Design sorting_system, start of the top module:
module sorting_system(
    input wire clk,              
    input wire rst_n,            
    input wire btn_manual_1,     
    input wire btn_manual_2,     
    input wire sensor_out,
    output wire s0, s1,
    output wire s2, s3,
    output wire led_r, led_g, led_b,
    input wire ir_sensor,        
    output wire servo_pwm_1,     
    output wire servo_pwm_2,     
    output wire led_ir_status    
);
Size: ~3,000 cells after synthesis, about 380 flip-flops, about 16 I/O pins.
export LEC_CHECK = 0
export ABC_AREA = 1
export CAP_MARGIN = 20
export CELL_PAD_IN_SITES_GLOBAL_PLACEMENT = 0
export CORE_ASPECT_RATIO = 0.91
export CORE_MARGIN = 2
export CORE_UTILIZATION = 72
export CTS_CLUSTER_DIAMETER = 58
export HOLD_SLACK_MARGIN = -0.09
export MAX_ROUTING_LAYER = met5
export SETUP_SLACK_MARGIN = -0.15
export SLEW_MARGIN = 20
export TNS_END_PERCENT = 75
create_clock -name core_clock -period 2.53 [get_ports {clk}]
run.sh (not shown) runs the stock make flow with config.mk's settings and CLKGATE_MAP_FILE=.
The first run ran to the end with violations: setup timing.
Then changed:
Settings changed: CTS_CLUSTER_DIAMETER 58 to 63, HOLD_SLACK_MARGIN -0.09 to 0.29, PLACE_DENSITY set to 0.42.
The changed run completed, yet does not pass: setup timing.
Power increases by 0.84%.
Final cell count barely changes.
Core utilization grows by 0.40 points.
Sequential power barely changes.
First-iteration DRC count grows by about 1.6%.
Synthesized area does not change.
Then changed:
Settings changed: CELL_PAD_IN_SITES_GLOBAL_PLACEMENT 0 to not set, CORE_ASPECT_RATIO 0.91 to not set, CTS_CLUSTER_DIAMETER 63 to 313, MAX_ROUTING_LAYER met5 to not set, PLACE_DENSITY 0.42 to not set, SETUP_SLACK_MARGIN -0.15 to not set, TNS_END_PERCENT 75 to not set.
Clock period 2.53 ns to 2.79 ns, I/O delays scaled along.
=> The new run reached the layout checks and failed them: setup timing; register-to-register slack gets better by 0.29 ns; worst setup slack gets better by 0.29 ns; non-clock buffer count came out lower by 30.
Then changed:
Settings changed: ABC_AREA 1 to not set, CORE_UTILIZATION 72 to 40, CTS_CLUSTER_DIAMETER 313 to not set, HOLD_SLACK_MARGIN 0.29 to not set.
Clock period 2.79 ns to 4.43 ns, I/O delays scaled along.
This time the run completed with no timing, DRC or antenna violations.
Synthesized area falls by 2.7%.
Clock power falls by 34%.
Total power falls by 42%.
Die area rises by 73%.
Non-clock buffer count falls by 153.
Sequential share of layout area rises by 2.3 points.

---

build 12:
sorting_system again, from the RTL that the note above started with.
==> flow/design.v (excerpt) <==
module sorting_system(
    input wire clk,              
    input wire rst_n,            
    input wire btn_manual_1,     
    input wire btn_manual_2,     
    input wire sensor_out,
    output wire s0, s1,
    output wire s2, s3,
    output wire led_r, led_g, led_b,
    input wire ir_sensor,        
    output wire servo_pwm_1,     
    output wire servo_pwm_2,     
    output wire led_ir_status    
);
    wire [1:0] detected_color;  
    tcs3200_core_v3 #(
        .SAMPLE_TIME(2500)
    ) color_sensor_inst (
        .clk(clk), .rst_n(rst_n),
        .sensor_out(sensor_out),
        .s0(s0), .s1(s1), .s2(s2), .s3(s3),
        .color_id(detected_color),
        .led_r(led_r), .led_g(led_g), .led_b(led_b)
    );
    reg ir_s1, ir_s2;
    wire ir_edge;
    always @(posedge clk) begin
        if (rst_n) begin
            ir_s1 <= 1'b1;
            ir_s2 <= 1'b1;
        end else begin
            ir_s1 <= ir_sensor;
            ir_s2 <= ir_s1;
        end
    end
    assign ir_edge = (ir_s2 == 1'b1 && ir_s1 == 1'b0);
    assign led_ir_status = ~ir_s2;  
    reg trig_1, trig_2;
    always @(posedge clk) begin
  ...
==> flow/config.mk <==
export PLATFORM = sky130hd
export DESIGN_NAME = sorting_system
export DESIGN_NICKNAME = sorting_system
export VERILOG_FILES = /design/flow/design.v
export SDC_FILE = /design/flow/constraint.sdc
export NUM_CORES = 4
export LEC_CHECK = 0
export ABC_AREA = 1
export CAP_MARGIN = 40
export CELL_PAD_IN_SITES_GLOBAL_PLACEMENT = 0
export CORE_ASPECT_RATIO = 1.67
export CORE_MARGIN = 2
export CORE_UTILIZATION = 40
export CTS_CLUSTER_SIZE = 54
export GPL_ROUTABILITY_DRIVEN = 0
export HOLD_SLACK_MARGIN = 0.1
export MIN_ROUTING_LAYER = met2
export PLACE_DENSITY = 0.75
export SETUP_SLACK_MARGIN = 2.33
export SLEW_MARGIN = 20
==> flow/constraint.sdc <==
create_clock -name core_clock -period 8.0 [get_ports {clk}]
set_input_delay 1.6000 -clock core_clock [delete_from_list [all_inputs] [get_ports {clk}]]
set_output_delay 1.6000 -clock core_clock [all_outputs]
set_load 0.01 [all_outputs]
Changes in build 67 relative to build 12:
# build 12
export LEC_CHECK = 0
export ABC_AREA = 1
export CAP_MARGIN = 40
export CELL_PAD_IN_SITES_GLOBAL_PLACEMENT = 0
export CORE_ASPECT_RATIO = 1.67
export CORE_MARGIN = 2
export CORE_UTILIZATION = 40
export CTS_CLUSTER_SIZE = 54
export GPL_ROUTABILITY_DRIVEN = 0
export HOLD_SLACK_MARGIN = 0.1
export MIN_ROUTING_LAYER = met2
export PLACE_DENSITY = 0.75
export SETUP_SLACK_MARGIN = 2.33
export SLEW_MARGIN = 20
create_clock -name core_clock -period 8.0 [get_ports {clk}]
# build 67
export LEC_CHECK = 0
export ABC_AREA = 1
export CAP_MARGIN = 40
export CELL_PAD_IN_SITES_GLOBAL_PLACEMENT = 0
export CORE_ASPECT_RATIO = 1.67
export CORE_MARGIN = 2
export CORE_UTILIZATION = 40
export CTS_CLUSTER_SIZE = 54
export GPL_ROUTABILITY_DRIVEN = 0
export GPL_TIMING_DRIVEN = 0
export HOLD_SLACK_MARGIN = -0.08
export MIN_ROUTING_LAYER = met2
export PLACE_DENSITY = 0.75
export SETUP_SLACK_MARGIN = 2.33
export SLEW_MARGIN = 20
create_clock -name core_clock -period 8.0 [get_ports {clk}]
--- outcome ---
Looking at utilization, build 67 sits 0.18 points higher than build 12 does. sky130_fd_sc_hd__clkinv_1 as the slowest library cell on the worst path was reported by build 67, and sky130_fd_sc_hd__a21oi_1 by build 12. Looking at the reports, build 67 completed the entire flow and the layout it produced met the timing, design-rule and antenna checks. Compared with build 12, build 67 shows a higher number of DRC markers in iteration 0. Going from build 12 to build 67, cell area higher; post-synthesis to final-layout area growth shows an increase of 0.43 points.
Input changes introduced in build 16 (baseline for comparison: build 67):
# build 67
export LEC_CHECK = 0
export ABC_AREA = 1
export CAP_MARGIN = 40
export CELL_PAD_IN_SITES_GLOBAL_PLACEMENT = 0
export CORE_ASPECT_RATIO = 1.67
export CORE_MARGIN = 2
export CORE_UTILIZATION = 40
export CTS_CLUSTER_SIZE = 54
export GPL_ROUTABILITY_DRIVEN = 0
export GPL_TIMING_DRIVEN = 0
export HOLD_SLACK_MARGIN = -0.08
export MIN_ROUTING_LAYER = met2
export PLACE_DENSITY = 0.75
export SETUP_SLACK_MARGIN = 2.33
export SLEW_MARGIN = 20
create_clock -name core_clock -period 8.0 [get_ports {clk}]
# build 16
export LEC_CHECK = 0
export CAP_MARGIN = 20
export CORE_MARGIN = 2
export CORE_UTILIZATION = 40
export CTS_CLUSTER_DIAMETER = 229
export GPL_TIMING_DRIVEN = 0
export HOLD_SLACK_MARGIN = -0.07
export PLACE_DENSITY_LB_ADDON = 0.12
export SLEW_MARGIN = 20
export TNS_END_PERCENT = 75
create_clock -name core_clock -period 8.0 [get_ports {clk}]
### Flow results
Taking build 67 as the reference point, the synthesized-area fraction occupied by adder cells of build 16 rises by 0.39 points. The largest driver fanout on the critical path in build 16 sits 4 below the value recorded for build 67. Multi-input combinational gate total: build 16 < build 67. Comparing proportion of cell area spent on the clock network for build 67 and build 16, the bigger number came from build 16.
## Diff of input files: build 69 against build 16
# build 16
export LEC_CHECK = 0
export CAP_MARGIN = 20
export CORE_MARGIN = 2
export CORE_UTILIZATION = 40
export CTS_CLUSTER_DIAMETER = 229
export GPL_TIMING_DRIVEN = 0
export HOLD_SLACK_MARGIN = -0.07
export PLACE_DENSITY_LB_ADDON = 0.12
export SLEW_MARGIN = 20
export TNS_END_PERCENT = 75
create_clock -name core_clock -period 8.0 [get_ports {clk}]
# build 69
export LEC_CHECK = 0
export CAP_MARGIN = 15
export CELL_PAD_IN_SITES_GLOBAL_PLACEMENT = 3
export CORE_ASPECT_RATIO = 1.71
export CORE_MARGIN = 2
export CORE_UTILIZATION = 16
export CTS_CLUSTER_DIAMETER = 229
export GPL_TIMING_DRIVEN = 1
export HOLD_SLACK_MARGIN = -0.07
export MAX_ROUTING_LAYER = met5
export MIN_ROUTING_LAYER = met2
export PLACE_DENSITY_LB_ADDON = 0.12
export SLEW_MARGIN = 40
export TNS_END_PERCENT = 75
create_clock -name core_clock -period 8.0 [get_ports {clk}]
Results
Build 69 went all the way through synthesis, placement and routing and the layout is clean on timing, DRC and antenna.
Compared build 69 vs build 16, and post-route clock period utilization is down in build 69.
Going from build 16 to build 69, clock-buffer cell count grew by more than 10%.
Synthesized cell count essentially unchanged between build 69 and build 16.
Highest layer used for signal routing: met5 -> build 69, met4 -> build 16
For the routing usage on met1, build 69 came in 27 points lower than build 16 did.
From build 69 to build 16, area reported by Yosys stat did not move at all.
Build 16 vs build 69, launching element of the worst setup path: color_sensor_inst.r_val[1] vs color_sensor_inst.g_val[1]
| design area | build 69 vs build 16 | worse |
Relative to build 16, the clock network power measured on build 69 has increased by more than 10%.
Diff build 16 -> build 69: combinational share of power ~0 delta, combined area of the multi-input logic cells has increased, global-route usage over all layers shrank by 1.5 points, routed wire length rose 27 mm.

---

sorting_system again, from the RTL that the note above started with.
export LEC_CHECK = 0
export ABC_AREA = 1
export CAP_MARGIN = 0
export CORE_MARGIN = 2
export CORE_UTILIZATION = 72
export CTS_CLUSTER_DIAMETER = 394
export HOLD_SLACK_MARGIN = 0.3
export SLEW_MARGIN = 20
create_clock -name core_clock -period 2.61 [get_ports {clk}]
The baseline reached the layout checks and failed them: setup timing.
Edit:
Settings changed: CTS_CLUSTER_DIAMETER 394 to 103, GPL_ROUTABILITY_DRIVEN set to 0, HOLD_SLACK_MARGIN 0.3 to unset.
Clock period 2.61 ns to 2.63 ns, I/O delays scaled along.
What happened: The new run reached the layout checks and failed them: setup timing; design area fell by 0.34%; via count drops by about 5.4%; sequential share of layout area increases by 0.10 points.
Edit:
Settings changed: CAP_MARGIN 0 to 20, CTS_CLUSTER_DIAMETER 103 to 313, HOLD_SLACK_MARGIN set to 0.29, PLACE_DENSITY_LB_ADDON set to 0.01.
Clock period 2.63 ns to 2.65 ns, I/O delays scaled along.
The new run completed and failed the layout checks on setup timing; clock skew fell by 8.6 ps; design area rose slightly; synthesized cell count stays the same.
Edit:
Settings changed: CTS_CLUSTER_DIAMETER 313 to 249, GPL_ROUTABILITY_DRIVEN 0 to unset, HOLD_SLACK_MARGIN 0.29 to unset, PLACE_DENSITY set to 0.4, PLACE_DENSITY_LB_ADDON 0.01 to unset.
Clock period 2.65 ns to 5.26 ns, I/O delays scaled along.
With this change the flow produced a clean layout.
Worst setup slack gains 2400 ps.
Cell count decreases by a few percent.
Non-clock buffer count decreases by 194.
Worst hold slack barely changes.
Total power decreases by well over a third.
Edit:
Settings changed: CTS_CLUSTER_DIAMETER 249 to unset, CTS_CLUSTER_SIZE set to 100, PLACE_DENSITY 0.4 to unset, TNS_END_PERCENT set to 5.
Clock period 5.26 ns to 2.46 ns, I/O delays scaled along.
Now the flow completed and failed the layout checks on setup timing.
Total power went up by well over a third.
Non-clock buffer count is higher by 201.
Setup slack loses 2500 ps.
Power figures rest on the tool's default switching activity, not on a simulated workload.
